==> flow/design.v (excerpt) <==
module pit(
	input               clk,
	input               rst_n,
	output              irq,
	input       [2:0]   io_address,
	input               io_read,
	output reg  [7:0]   io_readdata,
	input               io_write,
	input       [7:0]   io_writedata,
	output              speaker_out,
	input      [27:0]   clock_rate
);
clock: 3.28 ns
lec_check: 0
abc_area: 1
cap_margin: 20
core_margin: 2
core_utilization: 72
cts_cluster_diameter: 29
place_density: 0.41
setup_slack_margin: 0.92
slew_margin: 20
run.sh (not shown) runs the stock make flow with config.mk's settings and CLKGATE_MAP_FILE=.
The baseline failed in global routing on DPL-0038.
Then changed:
ABC_AREA = not set   (was 1)
CORE_UTILIZATION = 51   (was 72)
CTS_CLUSTER_DIAMETER = not set   (was 29)
PLACE_DENSITY = not set   (was 0.41)
SETUP_SLACK_MARGIN = not set   (was 0.92)
clock period = 6.05 ns   (was 3.28 ns; I/O delays follow)
Outcome:
- Now the flow ran to the end with no violations
- area after synthesis came out lower by 0.42%
- die size came out higher by 39%
- synthesized cell count falls by 13%
Then changed:
CORE_UTILIZATION = 40   (was 51)
clock period = 10.0 ns   (was 6.05 ns; I/O delays follow)
Power is lower by well over a third.
Cell count is higher by a few percent.
Sequential share of layout area stays flat.
Clock skew is higher by 0.0061 ns.
Cell area stays flat.
Worst setup slack improved by 3.8 ns.
Sequential power is lower by well over a third.
Synthesized area stays the same.
Routed wire length is lower slightly.
Combinational power is lower by well over a third.
Then changed:
ABC_AREA = 1   (was not set)
CORE_UTILIZATION = 72   (was 40)
PLACE_DENSITY = 0.4   (was not set)
clock period = 3.62 ns   (was 10.0 ns; I/O delays follow)
The changed run completed, yet does not pass: negative setup slack. Clock power rises to 3.0 times its value. Routed wire length increases by 8.7%. Critical path depth came out higher by 1. Die area shrinks by 43%. Total power went up to 3.1 times its value. Count of clock-buffer cells in the layout fell by 9.

---

Starting RTL as in the previous note.
clock: 3.21 ns
lec_check: 0
abc_area: 1
cap_margin: 20
core_margin: 2
core_utilization: 72
cts_cluster_diameter: 100
gpl_routability_driven: 0
max_routing_layer: met4
place_density_lb_addon: 0.06
slew_margin: 20
tns_end_percent: 5
The first run finished but fails on setup timing.
Change:
CTS_CLUSTER_DIAMETER = 153   (was 100)
GPL_ROUTABILITY_DRIVEN = unset   (was 0)
MAX_ROUTING_LAYER = unset   (was met4)
PLACE_DENSITY_LB_ADDON = 0.08   (was 0.06)
TNS_END_PERCENT = unset   (was 5)
clock period = 3.28 ns   (was 3.21 ns; I/O delays follow)
=>
- The new run finished but fails on setup timing
- total power decreases by about 1.5%
- register-to-register slack gains 0.58 ns
- global-route usage decreases by 0.39 points

---

== job 6835 ==
pit again, from the RTL that the note above started with.
## pit
module pit(
	input               clk,
	input               rst_n,
	output              irq,
	input       [2:0]   io_address,
	input               io_read,
	output reg  [7:0]   io_readdata,
	input               io_write,
	input       [7:0]   io_writedata,
	output              speaker_out,
	input      [27:0]   clock_rate
);
Settings: LEC_CHECK=0, ABC_AREA=1, CAP_MARGIN=20, CORE_MARGIN=2, CORE_UTILIZATION=72, CTS_CLUSTER_DIAMETER=100, GPL_ROUTABILITY_DRIVEN=0, MAX_ROUTING_LAYER=met4, PLACE_DENSITY_LB_ADDON=0.06, SLEW_MARGIN=20; clock period 3.38 ns.
Nothing crashed in job 6835 and all stages finished; the problem is that the final layout failed, the offending checks being negative setup slack.
### job 6835 -> job 6875
- CTS_CLUSTER_SIZE newly set to 97
- GPL_ROUTABILITY_DRIVEN removed (was 0)
- CTS_CLUSTER_DIAMETER removed (was 100)
- PLACE_DENSITY_LB_ADDON removed (was 0.06)
- MAX_ROUTING_LAYER removed (was met4)
- PLACE_DENSITY newly set to 0.4
- the clock period (ns, I/O delays scaled along) changed from 3.38 to 3.04
==> results <==
- Of job 6875 and job 6835, the run reporting the higher sequential share of layout area was job 6835.
- [diff] worst setup slack, job 6875 relative to job 6835: regression
- Routed wire in job 6875 totals more than in job 6835.
- In job 6875 the implementation ran to completion but is not tape-out ready, as the final checks report negative setup slack.
- Comparing job 6875 and job 6835, the higher fraction of the cycle the final worst path needs was measured on job 6875.
- Comparing job 6875 and job 6835, via count is lower on job 6835.
--- input diff job 6875..job 5901 ---
- clearing ABC_AREA, which used to be 1
- swapping 72 for 65 in CORE_UTILIZATION
- clearing CTS_CLUSTER_SIZE, which used to be 97
- clearing PLACE_DENSITY, which used to be 0.4
- swapping 3.04 for 5.12 in the clock period (ns, I/O delays scaled along)
Findings:
Job 5901 vs job 6875: total power down by more than half. In the tables for job 5901 and job 6875, pre-CTS worst setup slack reads higher with job 5901. Taking job 6875 as the reference, in job 5901 chip height saw an increase; fraction of standard cell area in multi-input logic saw an increase; post-layout instance area saw a decrease. Job 5901 vs job 6875 — wire length dropped by more than a quarter. Footprint of the flip-flops and latches: job 5901 vs job 6875, no meaningful difference. Looking at the reports, job 5901 completed the entire flow and the layout it produced met the timing, design-rule and antenna checks. | net switching power | job 5901 vs job 6875 | better |.
### job 5901 -> job 3801
- an added CELL_PAD_IN_SITES_DETAIL_PLACEMENT of 2
- a change of CORE_UTILIZATION from 65 to 40
- a change of the clock period (ns, I/O delays scaled along) from 5.12 to 3.56
==> comparison <==
- On job 3801: first-pass GRT wire length is 110% higher than what job 5901 gave.
- From job 5901 to job 3801 the numbers moved as follows: maximum clock frequency down about 6%; arrival time at the worst endpoint up 0.26 ns; static leakage up about 13%.
- Of job 5901 and job 3801, the higher sequential share of power belongs to job 5901.
- No stage failed in job 5901, and the final checks on the layout all came back clean.
- Job 3801 ran in full, but the layout does not pass; the checks complain about max-capacitance violations, max-slew violations, negative setup slack.
- Run comparison: job 3801 dominant power group combinational cells; job 5901 dominant power group registers

---

Setup of build 67:
Starting RTL as in the previous note.
==> flow/config.mk <==
export PLATFORM = sky130hd
export DESIGN_NAME = pit
export DESIGN_NICKNAME = pit
export VERILOG_FILES = /design/flow/design.v
export SDC_FILE = /design/flow/constraint.sdc
export NUM_CORES = 4
export LEC_CHECK = 0
export ABC_AREA = 1
export CAP_MARGIN = 20
export CORE_MARGIN = 2
export CORE_UTILIZATION = 72
export PLACE_DENSITY = 0.4
export SETUP_SLACK_MARGIN = 1.07
export SLEW_MARGIN = 20
export TNS_END_PERCENT = 5
==> flow/constraint.sdc <==
create_clock -name core_clock -period 3.62 [get_ports {clk}]
set_input_delay 0.7240 -clock core_clock [delete_from_list [all_inputs] [get_ports {clk}]]
set_output_delay 0.7240 -clock core_clock [all_outputs]
set_load 0.01 [all_outputs]
Build 67 had finished all stages when the layout checks came back failing, citing setup timing.
#### Input delta (build 5 over build 67)
- PLACE_DENSITY: 0.4 -> 0.67
- TNS_END_PERCENT: 5 -> unset
- SETUP_SLACK_MARGIN: 1.07 -> unset
- ABC_AREA: 1 -> unset
- the clock period (ns, I/O delays scaled along): 3.62 -> 9.45
### Flow results
Comparing build 5 and build 67, the one run not ending clean was build 67. Build 67: all stages done; final checks FAILED (setup timing). Going from build 67 to build 5, average wire per cell in the routed design shrank slightly. Build 67 → build 5: xor and xnor fraction of the mapped netlist area up 0.17 points, count of instantiated cells in the yosys netlist down about 13%, area growth from synthesis to layout down 10 points.
What build 9 does differently from build 5 at the input level:
- TNS_END_PERCENT: unset -> 5
- SETUP_SLACK_MARGIN: unset -> 1.41
[summary]
- Detailed route wirelength on metal2: build 5 vs build 9, no meaningful difference
- As far as DRC violations left is concerned, build 5 and build 9 perform about the same.
- As far as largest net degree at the start of global routing goes, build 9 and build 5 are indistinguishable; the numbers are identical.
- Synthesized area: build 9 vs build 5 identical
- Build 9 and build 5 ended up with nearly the same global-route total usage across every layer.
- Comparing build 5 against build 9, there is no change at all in number of DRC markers in iteration 0.
- Between build 5 and build 9, the overall power of the completed layout does not differ in any meaningful way.
- Build 9 -> build 5: count of final setup violators delta 0, exact match
### build 9 -> build 40
- CORE_UTILIZATION changed from 72 to 18
- SETUP_SLACK_MARGIN removed (was 1.41)
- PLACE_DENSITY removed (was 0.67)
- TNS_END_PERCENT removed (was 5)
- the clock period (ns, I/O delays scaled along) changed from 9.45 to 11.3
--- outcome ---
Relative to build 9, the length of routed met3 wiring measured on build 40 has decreased by more than a quarter. Higher area share of buffers outside the clock network was reported by build 9, not build 40. Via count of the first global-routing pass (build 40 over build 9): decrease, 1,200. [build 40 vs build 9] final cell count without fillers: higher in build 40. Delta (build 40 minus build 9): core utilization lost 59 points; required time reported for the critical path endpoint picked up an extra 1.84 ns.
Power figures rest on the tool's default switching activity, not on a simulated workload.
